==> build 40: inputs <==
==> flow/design.v (excerpt) <==
module  cpu_v(wire_clock, wire_reset, bus_RAM_DATA_IN,bus_RAM_DATA_OUT,bus_RAM_ADDRESS,wire_RW, bus_keyboard, videoflag, bus_vga_pos, bus_vga_char,data_debug, led);
make LEC_CHECK=0 CAP_MARGIN=20 CORE_MARGIN=2 CORE_UTILIZATION=72 CTS_CLUSTER_DIAMETER=400 CTS_CLUSTER_SIZE=10 PLACE_DENSITY=0.37 SETUP_SLACK_MARGIN=1.56 SLEW_MARGIN=20 finish   # period 5.28 ns
run.sh (not shown) runs the stock make flow with config.mk's settings and CLKGATE_MAP_FILE=.
==> trial 28 (differences from build 40) <==
Settings changed: ABC_AREA set to 1, CAP_MARGIN 20 to 30, CTS_CLUSTER_DIAMETER 400 to 396, CTS_CLUSTER_SIZE 10 to 13, PLACE_DENSITY 0.37 to not set, PLACE_DENSITY_LB_ADDON set to 0.25, SETUP_SLACK_MARGIN 1.56 to -0.77.
==> flow/constraint.sdc (replaced) <==
create_clock -name core_clock -period 14.8 [get_ports {wire_clock}]
set_input_delay 2.9600 -clock core_clock [delete_from_list [all_inputs] [get_ports {wire_clock}]]
set_output_delay 2.9600 -clock core_clock [all_outputs]
set_load 0.01 [all_outputs]
==> results <==
                                                      build 40        trial 28
Yosys adder share                                        0.197           0.194
Chip area                                          0.0630 mm^2     0.0640 mm^2
Instance area after placement                      0.0516 mm^2     0.0513 mm^2
Area of the core                                   0.0604 mm^2     0.0615 mm^2
Number of gates resized after cts                          211             154
Effective utilization at floorplan                       0.727           0.726
Mean instance size in the synthesized netlist        8.63 um^2       7.11 um^2
# Cells Yosys                                             5090            6279
Multiplexer area fraction after synthesis               0.0906         0.00291
Seq share, synth                                         0.229           0.225
Chip width                                              251 um          253 um
Run status                                      did not finish  did not finish
Failing step                                    global routing  global routing
Number of instances in the synthesized netlist            5090            6279
Number of levels in the clock H-tree                         2               1
Synthesized cell area                              0.0439 mm^2     0.0447 mm^2
Cell row count                                              90              91
Number of CTS-inserted buffers                              42              31

---

==> maple <==
cpu_v again, from the RTL that the note above started with.
make LEC_CHECK=0 CAP_MARGIN=20 CORE_MARGIN=2 CORE_UTILIZATION=72 SLEW_MARGIN=20 finish   # period 5.91 ns
==> inputs of violet, as changes to maple <==
- CORE_UTILIZATION: 72 -> 57
- CTS_CLUSTER_DIAMETER: default -> 100
==> flow/constraint.sdc (replaced) <==
create_clock -name core_clock -period 33.1 [get_ports {wire_clock}]
set_input_delay 6.6200 -clock core_clock [delete_from_list [all_inputs] [get_ports {wire_clock}]]
set_output_delay 6.6200 -clock core_clock [all_outputs]
set_load 0.01 [all_outputs]
==> inputs of indigo, as changes to maple <==
- CORE_UTILIZATION: 72 -> 68
- CTS_CLUSTER_SIZE: default -> 34
- MAX_ROUTING_LAYER: default -> met4
- SETUP_SLACK_MARGIN: default -> 4.88
==> flow/constraint.sdc (replaced) <==
create_clock -name core_clock -period 25.9 [get_ports {wire_clock}]
set_input_delay 5.1800 -clock core_clock [delete_from_list [all_inputs] [get_ports {wire_clock}]]
set_output_delay 5.1800 -clock core_clock [all_outputs]
set_load 0.01 [all_outputs]
==> out/results.txt <==
status - no timing/DRC/antenna violations
met2 Use GR - 66.3%
post-cts sizing count - 0
Post-CTS Setup Repair Bufs - 0
# rows - 101
Placement Setup Slack - 1.57 ns
grt met3 use - 8.62%
CTS Buf Count - 39
die y size - 282 um
Area after DPL - 45800 um^2
Overflow after GRT - 0
That was violet.
==> out/results.txt <==
Setup WS post-layout - -2.00 ns
Failed Checks - capacitance limit, slew limit, setup timing
cell area after synthesis - 43900 um^2
Max Cap Viol - 1
Overflow after GRT - 0
Placement Setup Slack - -0.569 ns
grt met3 use - 23.1%
endpoints failing setup - 17
met2 Use GR - 83.0%
status - finished with violations
post-cts sizing count - 251
Setup CP Type - reg2reg
CTS Buf Count - 37
# rows - 93
max-slew violations - 6
die y size - 258 um
That was indigo.
==> out/results.txt <==
grt met3 use - 75.5%
CTS Buf Count - 37
Yosys Chip Area - 43900 um^2
status - aborted with a tool error
stop err - [ERROR GRT-0116] Global routing finished with congestion. Check the congestion regions in the DRC Viewer.
die y size - 251 um
# rows - 90
Stop stage - global routing
Root Driver - clkbuf_16
That was maple.

---

==> wip/xenon <==
cpu_v again, from the RTL that the note above started with.
Settings: LEC_CHECK=0, CAP_MARGIN=20, CORE_MARGIN=2, CORE_UTILIZATION=72, CTS_CLUSTER_SIZE=35, PLACE_DENSITY_LB_ADDON=0.25, SETUP_SLACK_MARGIN=4.63, SLEW_MARGIN=20; clock period 15.9 ns.
==> wip/umber: changes against wip/xenon <==
- CORE_UTILIZATION: 72 -> 60
- CTS_CLUSTER_SIZE: 35 -> not set
- PLACE_DENSITY_LB_ADDON: 0.25 -> not set
- SETUP_SLACK_MARGIN: 4.63 -> not set
==> flow/constraint.sdc (replaced) <==
create_clock -name core_clock -period 31.1 [get_ports {wire_clock}]
set_input_delay 6.2200 -clock core_clock [delete_from_list [all_inputs] [get_ports {wire_clock}]]
set_output_delay 6.2200 -clock core_clock [all_outputs]
set_load 0.01 [all_outputs]
==> wip/ember: changes against wip/xenon <==
- CORE_UTILIZATION: 72 -> 40
- CTS_CLUSTER_SIZE: 35 -> not set
- PLACE_DENSITY_LB_ADDON: 0.25 -> not set
- SETUP_SLACK_MARGIN: 4.63 -> not set
==> flow/constraint.sdc (replaced) <==
create_clock -name core_clock -period 31.1 [get_ports {wire_clock}]
set_input_delay 6.2200 -clock core_clock [delete_from_list [all_inputs] [get_ports {wire_clock}]]
set_output_delay 6.2200 -clock core_clock [all_outputs]
set_load 0.01 [all_outputs]
==> wip/pepper: changes against wip/xenon <==
- ABC_AREA: not set -> 1
- CTS_CLUSTER_DIAMETER: not set -> 234
- CTS_CLUSTER_SIZE: 35 -> not set
- MAX_ROUTING_LAYER: not set -> met4
- PLACE_DENSITY_LB_ADDON: 0.25 -> not set
- SETUP_SLACK_MARGIN: 4.63 -> not set
==> flow/constraint.sdc (replaced) <==
create_clock -name core_clock -period 21.8 [get_ports {wire_clock}]
set_input_delay 4.3600 -clock core_clock [delete_from_list [all_inputs] [get_ports {wire_clock}]]
set_output_delay 4.3600 -clock core_clock [all_outputs]
set_load 0.01 [all_outputs]
==> results.txt <==
Cts bufs inserted: 37
Core ar.: 72710 µm²
All-Layer GR Usage: 44.70%
Chip Area, Yosys: 43910 µm²
Outcome: no timing/DRC/antenna violations
Global route overflow: 0
Pre-CTS setup slack: 0.8607 ns
Simple-Gate Area Share: 17.61%
Post-synth seq share: 22.93%
Met2 usage: 68.49%
Met1 Use GR: 55.42%
Dpl cells: 5961
That was wip/umber.
==> results.txt <==
First error: [ERROR GRT-0116] Global routing finished with congestion. Check the congestion regions in the DRC Viewer.
Outcome: did not finish
Dpl cells: 6312
Global route overflow: 300
Cts bufs inserted: 37
Simple-Gate Area Share: 17.61%
Post-synth seq share: 22.93%
All-Layer GR Usage: 83.46%
Pre-CTS setup slack: -8.796 ns
Last stage reached: global routing
Core ar.: 60360 µm²
Chip Area, Yosys: 43910 µm²
Met1 Use GR: 84.96%
That was wip/xenon.
==> results.txt <==
Simple-Gate Area Share: 17.61%
Core ar.: 108900 µm²
Pre-CTS setup slack: 0.2990 ns
Chip Area, Yosys: 43910 µm²
Outcome: no timing/DRC/antenna violations
Met2 usage: 50.59%
Global route overflow: 0
Dpl cells: 6441
Cts bufs inserted: 39
Met1 Use GR: 41.63%
Post-synth seq share: 22.93%
That was wip/ember.
==> results.txt <==
First error: [ERROR GRT-0232] Routing congestion too high. Check the congestion heatmap in the GUI.
Pre-CTS setup slack: -1.926 ns
Cts bufs inserted: 35
Outcome: did not finish
Last stage reached: global routing
Global route overflow: 3196
Simple-Gate Area Share: 22.82%
Chip Area, Yosys: 44660 µm²
That was wip/pepper.

---

==> v18 <==
cpu_v again, from the RTL that the note above started with.
Settings: LEC_CHECK=0, ABC_AREA=1, CAP_MARGIN=30, CORE_MARGIN=2, CORE_UTILIZATION=72, CTS_CLUSTER_DIAMETER=396, CTS_CLUSTER_SIZE=13, HOLD_SLACK_MARGIN=-0.1, PLACE_DENSITY_LB_ADDON=0.25, SETUP_SLACK_MARGIN=-0.77, SLEW_MARGIN=30; clock period 14.8 ns.
==> v19: changes against v18 <==
- CAP_MARGIN: 30 -> 20
- CTS_CLUSTER_DIAMETER: 396 -> 326
- CTS_CLUSTER_SIZE: 13 -> 97
- HOLD_SLACK_MARGIN: -0.1 -> default
- PLACE_DENSITY: default -> 0.4
- PLACE_DENSITY_LB_ADDON: 0.25 -> default
- SETUP_SLACK_MARGIN: -0.77 -> default
- SLEW_MARGIN: 30 -> 20
- TNS_END_PERCENT: default -> 10
==> flow/constraint.sdc (replaced) <==
create_clock -name core_clock -period 17.3 [get_ports {wire_clock}]
set_input_delay 3.4600 -clock core_clock [delete_from_list [all_inputs] [get_ports {wire_clock}]]
set_output_delay 3.4600 -clock core_clock [all_outputs]
set_load 0.01 [all_outputs]
==> comparison <==
v19 died in 5_1_grt with GRT-0232. v18 never finished: it broke off in 5_1_grt. In synthesized area, v18 and v19 do not differ. Synthesized cell count is the same in v19 and v18. Die size is the same in v19 and v18.
==> figures <==
metric	v19	v18
Run status	did not finish	did not finish
Failing step	5_1_grt	5_1_grt
Num rows	91	91
Portion of synthesized cell area occupied by the leading cell type	19.0%	19.0%
Maximum count of clock buffers along a single path	3	3
Yosys synthesis warning count	2	2
Placed insts	7536	7545
Worst slack, placed	-5.91 ns	-7.70 ns
Synth area leader	sky130_fd_sc_hd__edfxtp_1	sky130_fd_sc_hd__edfxtp_1
Post-synthesis compound-gate area fraction	19.4%	19.4%
HPWL after DPL	130000 microns	130000 microns
Area of the die	64000 sq um	64000 sq um
Number of resized instances in the post-cts repair step	150	269
Synthesized area	44700 sq um	44700 sq um
Top cell type by instance count after synthesis	sky130_fd_sc_hd__nand2_1	sky130_fd_sc_hd__nand2_1
Last weighted congestion value of the routability-driven placer	1.17	1.18
Die H	253 microns	253 microns
Instance area after placement	50800 sq um	51200 sq um
Number of flip-flops and latches in the synthesized netlist	362	362
Post-CTS setup repair buffer count	54	137
Total clock buffers created by CTS	7	31
Starting density of the core	72.6%	72.6%
Width of the die	253 microns	253 microns

---

==> inputs of run a <==
Starting RTL as in the previous note.
// cpu_v
module  cpu_v(wire_clock, wire_reset, bus_RAM_DATA_IN,bus_RAM_DATA_OUT,bus_RAM_ADDRESS,wire_RW, bus_keyboard, videoflag, bus_vga_pos, bus_vga_char,data_debug, led);
clock: 26.7 ns
lec_check: 0
abc_area: 1
cap_margin: 20
core_margin: 2
core_utilization: 72
cts_cluster_diameter: 234
max_routing_layer: met4
setup_slack_margin: 3.89
slew_margin: 20
==> run b (differences from run a) <==
Settings changed: CORE_UTILIZATION 72 to 70, CTS_CLUSTER_DIAMETER 234 to 232, SETUP_SLACK_MARGIN 3.89 to unset.
==> flow/constraint.sdc (replaced) <==
create_clock -name core_clock -period 22.3 [get_ports {wire_clock}]
set_input_delay 4.4600 -clock core_clock [delete_from_list [all_inputs] [get_ports {wire_clock}]]
set_output_delay 4.4600 -clock core_clock [all_outputs]
set_load 0.01 [all_outputs]
==> comparison table <==
Run status: run b did not finish; run a did not finish
Last stage reached: run b 5_1_grt; run a 5_1_grt
Number of gates given a new drive strength after cts: run b 196; run a 214
Overall chip area: run b 65800 um2; run a 64000 um2
Routability cong.: run b 1.17; run a 1.20
Post-CTS Setup Inserts: run b 55; run a 65
Simple-gate share of the synthesized area: run b 22.8%; run a 22.8%
Library cells used by synthesis: run b 81; run a 81
Die W: run b 257 um; run a 253 um
Share of the core filled by cells before placement: run b 70.8%; run a 72.6%
Synthesized chip area reported by yosys: run b 44700 um2; run a 44700 um2
CTS buffer count: run b 39; run a 38
Fraction of the yosys area taken by sequential cells: run b 22.5%; run a 22.5%
Number of H-tree branching levels: run b 2; run a 2
Core area: run b 63100 um2; run a 61500 um2
Standard-cell rows: run b 92; run a 91
Half-perimeter wire length after placement: run b 132000 um; run a 127000 um
Vertical die dimension: run b 257 um; run a 253 um
Number of placed instances, taps included: run b 7564; run a 6997
Post-place instance area: run b 50100 um2; run a 46200 um2
Setup WS pre-CTS: run b -1.25 ns; run a -0.00558 ns
